==> inputs of zinc <==
## alu
module alu(
	output reg[16 - 1:0] 		data_out,
	output reg 						  		valid_out,
	output reg							  		cmd_out,
	input [16 - 1:0] 			data_in,
	input 							  			valid_in,
	input 							  			cmd_in,
	output reg 									 	amm_read,
	output reg[8 - 1:0] 		amm_address,
	input [8 - 1:0] 			amm_readdata,
	input 									 			amm_waitrequest,
	input[1:0] 							 			amm_response,
	input clk,
	input rst_n
	);
make LEC_CHECK=0 CAP_MARGIN=10 CORE_MARGIN=2 CORE_UTILIZATION=69 CTS_CLUSTER_DIAMETER=27 GPL_TIMING_DRIVEN=1 MAX_ROUTING_LAYER=met4 SETUP_SLACK_MARGIN=0.62 SLEW_MARGIN=25 finish   # period 3.14 ns
run.sh (not shown) runs the stock make flow with config.mk's settings and CLKGATE_MAP_FILE=.
==> inputs of juniper, as changes to zinc <==
==> flow/config.mk (replaced) <==
export PLATFORM = sky130hd
export DESIGN_NAME = alu
export DESIGN_NICKNAME = alu
export VERILOG_FILES = /design/flow/design.v
export SDC_FILE = /design/flow/constraint.sdc
export NUM_CORES = 4
export LEC_CHECK = 0
export CAP_MARGIN = 20
export CORE_MARGIN = 2
export CORE_UTILIZATION = 38
export SLEW_MARGIN = 20
==> flow/constraint.sdc (replaced) <==
create_clock -name core_clock -period 6.21 [get_ports {clk}]
set_input_delay 1.2420 -clock core_clock [delete_from_list [all_inputs] [get_ports {clk}]]
set_output_delay 1.2420 -clock core_clock [all_outputs]
set_load 0.01 [all_outputs]
==> inputs of lagoon, as changes to zinc <==
==> flow/config.mk (replaced) <==
export PLATFORM = sky130hd
export DESIGN_NAME = alu
export DESIGN_NICKNAME = alu
export VERILOG_FILES = /design/flow/design.v
export SDC_FILE = /design/flow/constraint.sdc
export NUM_CORES = 4
export LEC_CHECK = 0
export CAP_MARGIN = 20
export CORE_MARGIN = 9
export CORE_UTILIZATION = 70
export CTS_CLUSTER_DIAMETER = 306
export GPL_TIMING_DRIVEN = 1
export MAX_ROUTING_LAYER = met4
export SETUP_SLACK_MARGIN = -0.32
export SLEW_MARGIN = 25
==> flow/constraint.sdc (replaced) <==
create_clock -name core_clock -period 4.37 [get_ports {clk}]
set_input_delay 0.8740 -clock core_clock [delete_from_list [all_inputs] [get_ports {clk}]]
set_output_delay 0.8740 -clock core_clock [all_outputs]
set_load 0.01 [all_outputs]
==> results <==
- lagoon finished but fails on negative setup slack. juniper finished with timing, DRC and antenna clean. zinc did not get past 5_1_grt.
- Flip-flop count is the same in juniper and lagoon.
- Between lagoon and juniper, the lower clock power is in juniper (gap about 33%, measured against juniper).
- Register-to-register slack: juniper is higher than lagoon (1.1 ns).
- Of juniper and lagoon, lagoon has the higher critical path depth (gap 7).

========
==> inputs of job 9825 <==
alu again, from the RTL that the note above started with.
Design alu, start of the top module:
module alu(
	output reg[16 - 1:0] 		data_out,
	output reg 						  		valid_out,
	output reg							  		cmd_out,
	input [16 - 1:0] 			data_in,
	input 							  			valid_in,
	input 							  			cmd_in,
	output reg 									 	amm_read,
	output reg[8 - 1:0] 		amm_address,
	input [8 - 1:0] 			amm_readdata,
	input 									 			amm_waitrequest,
	input[1:0] 							 			amm_response,
	input clk,
	input rst_n
	);
Settings: LEC_CHECK=0, CAP_MARGIN=40, CORE_MARGIN=9, CORE_UTILIZATION=68, CTS_CLUSTER_DIAMETER=363, GPL_TIMING_DRIVEN=1, MAX_ROUTING_LAYER=met4, SETUP_SLACK_MARGIN=-0.32, SLEW_MARGIN=25; clock period 4.17 ns.
==> job 1876: changes against job 9825 <==
CAP_MARGIN = 15   (was 40)
CORE_MARGIN = 2   (was 9)
CORE_UTILIZATION = 70   (was 68)
CTS_CLUSTER_DIAMETER = 28   (was 363)
GPL_TIMING_DRIVEN = not set   (was 1)
MAX_ROUTING_LAYER = not set   (was met4)
SETUP_SLACK_MARGIN = 0.9   (was -0.32)
SLEW_MARGIN = 20   (was 25)
==> flow/constraint.sdc (replaced) <==
create_clock -name core_clock -period 3.42 [get_ports {clk}]
set_input_delay 0.6840 -clock core_clock [delete_from_list [all_inputs] [get_ports {clk}]]
set_output_delay 0.6840 -clock core_clock [all_outputs]
set_load 0.01 [all_outputs]
==> qor summary <==
| item | job 9825 | job 1876 |
|---|---|---|
| Run status | failed layout checks | did not finish |
| Failing step | - | clock tree synthesis |
| Reasons for failing layout checks | setup timing | - |
| Horizontal die dimension | 219.8 µm | 202.9 µm |
| Final GP Congestion | 0.9172 | 0.9861 |
| Post-synthesis chip area from yosys | 27700 µm² | 27700 µm² |
| Floorplan core density | 69.25% | 71.35% |
| Dominant cell by count in the synthesized netlist | sky130_fd_sc_hd__edfxtp_1 | sky130_fd_sc_hd__edfxtp_1 |
| # Cells Yosys | 1709 | 1709 |
| Cell count after placement | 2412 | 2419 |
| Pre-CTS worst setup slack | -0.3413 ns | -0.7079 ns |
| Std-Cell Core Area | 40010 µm² | 38830 µm² |
| Area of the die | 48330 µm² | 41180 µm² |
| Half-perimeter wire length after placement | 50.36 mm | 50.31 mm |
| Instance area after placement | 30230 µm² | 30700 µm² |
| Syn avg cell area | 16.21 µm² | 16.21 µm² |
| Asr flop ratio synth | 0% | 0% |
| Count of standard-cell rows | 73 | 72 |
| Num ports | 58 | 58 |
| Die extent in y | 219.8 µm | 202.9 µm |
| Post-synthesis instance area | 27700 µm² | 27700 µm² |

========
==> run a <==
Starting RTL as in the previous note.
make LEC_CHECK=0 ABC_AREA=1 CAP_MARGIN=20 CORE_MARGIN=2 CORE_UTILIZATION=69 SETUP_SLACK_MARGIN=0.62 SLEW_MARGIN=20 TNS_END_PERCENT=5 finish   # period 2.74 ns
==> inputs of run b, as changes to run a <==
Settings changed: ABC_AREA 1 to not set, CORE_UTILIZATION 69 to 70, CTS_CLUSTER_DIAMETER set to 28, CTS_CLUSTER_SIZE set to 31, SETUP_SLACK_MARGIN 0.62 to 0.9, TNS_END_PERCENT 5 to not set.
==> flow/constraint.sdc (replaced) <==
create_clock -name core_clock -period 3.42 [get_ports {clk}]
set_input_delay 0.6840 -clock core_clock [delete_from_list [all_inputs] [get_ports {clk}]]
set_output_delay 0.6840 -clock core_clock [all_outputs]
set_load 0.01 [all_outputs]
==> inputs of run c, as changes to run a <==
Settings changed: ABC_AREA 1 to not set, CORE_UTILIZATION 69 to 66, CTS_CLUSTER_DIAMETER set to 306, GPL_TIMING_DRIVEN set to 1, MAX_ROUTING_LAYER set to met4, SLEW_MARGIN 20 to 25, TNS_END_PERCENT 5 to not set.
==> flow/constraint.sdc (replaced) <==
create_clock -name core_clock -period 3.09 [get_ports {clk}]
set_input_delay 0.6180 -clock core_clock [delete_from_list [all_inputs] [get_ports {clk}]]
set_output_delay 0.6180 -clock core_clock [all_outputs]
set_load 0.01 [all_outputs]
==> inputs of run d, as changes to run a <==
Settings changed: ABC_AREA 1 to not set, CELL_PAD_IN_SITES_DETAIL_PLACEMENT set to 2, CORE_ASPECT_RATIO set to 0.62, CORE_MARGIN 2 to 5, CORE_UTILIZATION 69 to 40, CTS_CLUSTER_SIZE set to 47, MAX_ROUTING_LAYER set to met5, SETUP_SLACK_MARGIN 0.62 to not set, SLEW_MARGIN 20 to 40, TNS_END_PERCENT 5 to 35.
==> flow/constraint.sdc (replaced) <==
create_clock -name core_clock -period 5.0 [get_ports {clk}]
set_input_delay 1.0000 -clock core_clock [delete_from_list [all_inputs] [get_ports {clk}]]
set_output_delay 1.0000 -clock core_clock [all_outputs]
set_load 0.01 [all_outputs]
==> qor summary <==
                                                                         run b                     run d                     run c                     run a
Net count of the finished layout                                             -                     1,914                     2,092                     3,114
Worst Setup End Kind                                                         -                 flip-flop                 flip-flop                 flip-flop
Slowest cell on the critical path                                            -  sky130_fd_sc_hd__dfxtp_4   sky130_fd_sc_hd__mux4_2  sky130_fd_sc_hd__dfxtp_4
Result of the run                                       stopped before the end            finished clean  finished with violations  finished with violations
Last stage reached                                                     5_1_grt                         -                         -                         -
Layout check failures                                                        -                         -              setup timing              setup timing
MI comb area                                                                 -                  8450 um2                  9010 um2                  9150 um2
P_seq                                                                        -                 0.00584 W                 0.00946 W                  0.0107 W
Final period util                                                            -                     97.0%                      129%                      138%
Die span in x                                                           203 um                    344 um                    209 um                    206 um
Number of stages on the worst hold path                                      -                         2                         2                         2
Fraction of area in clock buffers and inverters                              -                     5.99%                     5.86%                     5.86%
Total count of hold-check failures in the final report                       -                         0                         0                         0
Worst setup path category                                                    -    flip-flop to flip-flop    flip-flop to flip-flop    flip-flop to flip-flop
Placer congestion estimate                                               0.986                     0.930                     0.990                     0.979
Number of stages on the worst setup path                                     -                        18                        14                        17
Part of the power in registers                                               -                     52.9%                     52.1%                     46.7%
Max H-tree Level                                                             3                         2                         2                         2
Largest power group                                                          -          sequential cells          sequential cells          sequential cells
Non-Clock Buffer Count                                                       -                       194                       370                       421
Hold_ws                                                                      -                  0.496 ns                  0.498 ns                  0.456 ns
Number of gates resized after CTS                                          252                         3                       158                       113
No activity file was given, so power comes from the tool's default toggle rates.
